== sierra ==
## non_restoring_divider
module non_restoring_divider #(
    parameter DATA_WIDTH = 32
) (
    input  logic                    clk_i,
    input  logic                    clk_en_i,
    input  logic                    rst_n_i,
    input  logic [DATA_WIDTH - 1:0] dividend_i,
    input  logic [DATA_WIDTH - 1:0] divisor_i,
    input  logic                    data_valid_i,
    output logic [DATA_WIDTH - 1:0] quotient_o,
    output logic [DATA_WIDTH - 1:0] remainder_o,
    output logic                    divide_by_zero_o,
    output logic                    data_valid_o,
    output logic                    idle_o
);
For scale: about 110 flip-flops, about 140 I/O pins, about 0.011 sq mm of cells after synthesis.
make LEC_CHECK=0 ABC_AREA=1 CAP_MARGIN=0 CELL_PAD_IN_SITES_DETAIL_PLACEMENT=2 CELL_PAD_IN_SITES_GLOBAL_PLACEMENT=0 CORE_ASPECT_RATIO=1.06 CORE_MARGIN=10 CORE_UTILIZATION=36 CTS_CLUSTER_DIAMETER=41 GPL_TIMING_DRIVEN=0 SLEW_MARGIN=5 TNS_END_PERCENT=70 finish   # period 8.88 ns
run.sh (not shown) runs the stock make flow with config.mk's settings and CLKGATE_MAP_FILE=.
sierra closes out successfully: all stages finished, all timing, DRC and antenna checks passed.
The following lists how violet was set up differently from sierra:
- CORE_MARGIN: 10 -> 2
- CTS_CLUSTER_DIAMETER: 41 -> unset
- TNS_END_PERCENT: 70 -> 10
- CORE_ASPECT_RATIO: 1.06 -> unset
- ABC_AREA: 1 -> unset
- SLEW_MARGIN: 5 -> 20
- CAP_MARGIN: 0 -> 25
- PLACE_DENSITY_LB_ADDON: unset -> 0.15
- the clock period (ns, I/O delays scaled along): 8.88 -> 6.55
--- outcome ---
For sierra, the main combinational cell family by area after synthesis was simple AND/OR/NAND/NOR gates, unlike violet, where it was AND-OR/OR-AND gates.
Delta (violet minus sierra): actual transition at the worst max-transition pin +150 ps; power per cell area went up; count of boundary I/O pins ~0 delta.
[inputs] lagoon vs violet
- PLACE_DENSITY newly set to 0.36
- PLACE_DENSITY_LB_ADDON removed (was 0.15)
- CELL_PAD_IN_SITES_DETAIL_PLACEMENT changed from 2 to 0
- GPL_TIMING_DRIVEN changed from 0 to 1
- GPL_ROUTABILITY_DRIVEN newly set to 0
- CELL_PAD_IN_SITES_GLOBAL_PLACEMENT changed from 0 to 1
- CTS_CLUSTER_SIZE newly set to 98
- SETUP_SLACK_MARGIN newly set to -0.63
- CTS_CLUSTER_DIAMETER newly set to 356
- CORE_ASPECT_RATIO newly set to 0.5
- CORE_UTILIZATION changed from 36 to 56
- CAP_MARGIN changed from 25 to 0
[summary]
For lagoon and violet, there was not a single run that failed to finish clean.
Against violet, post-layout instance area in lagoon fell by a few percent.
lagoon against violet: post-route clock skew lower, number of clock buffers in the layout up 3, met3 layer wire length in the routed design lost 31%.
--- input diff lagoon..amber ---
- clearing CELL_PAD_IN_SITES_DETAIL_PLACEMENT, which used to be 0
- swapping 0 for 20 in CAP_MARGIN
- clearing TNS_END_PERCENT, which used to be 10
- swapping 56 for 40 in CORE_UTILIZATION
- clearing CTS_CLUSTER_DIAMETER, which used to be 356
- clearing CELL_PAD_IN_SITES_GLOBAL_PLACEMENT, which used to be 1
- clearing SETUP_SLACK_MARGIN, which used to be -0.63
- clearing GPL_ROUTABILITY_DRIVEN, which used to be 0
- clearing CTS_CLUSTER_SIZE, which used to be 98
- clearing GPL_TIMING_DRIVEN, which used to be 1
- clearing PLACE_DENSITY, which used to be 0.36
- clearing CORE_ASPECT_RATIO, which used to be 0.5
- swapping 6.55 for 5.24 in the clock period (ns, I/O delays scaled along)
## What came out
Result: PASS for each of amber and lagoon
amber against lagoon: area growth from synthesis to final layout now larger; clock power has increased; fraction of met2 tracks used by global routing fell 14 points; via count fell 122.
#### Input delta (indigo over amber)
- a change of CORE_UTILIZATION from 40 to 58
- a change of the clock period (ns, I/O delays scaled along) from 5.24 to 4.19
### Flow results
Status indigo: flow complete, layout not clean - setup timing
Per the comparison of indigo with amber, die footprint down about 30%, wire length up 11%, setup slack went down.
The uppermost metal layer occupied by signal nets comes out met4 in one run and met5 in the other, namely in indigo and amber respectively.
Number of placed cells counting well taps shrinks slightly when moving from amber to indigo.
Looking at standard cell with the maximum stage delay on the critical path, the sky130_fd_sc_hd__clkdlybuf4s50_1 result is from amber; the sky130_fd_sc_hd__o41ai_4 one comes from indigo.
Power in sequential cells | indigo above amber
indigo vs amber — power rose 1100 uW.
indigo ended with more met3 layer wire length in the routed design than amber.
Relative to amber, the via count measured on indigo has increased by more than 10%.
Power and IR drop assume default switching activity.
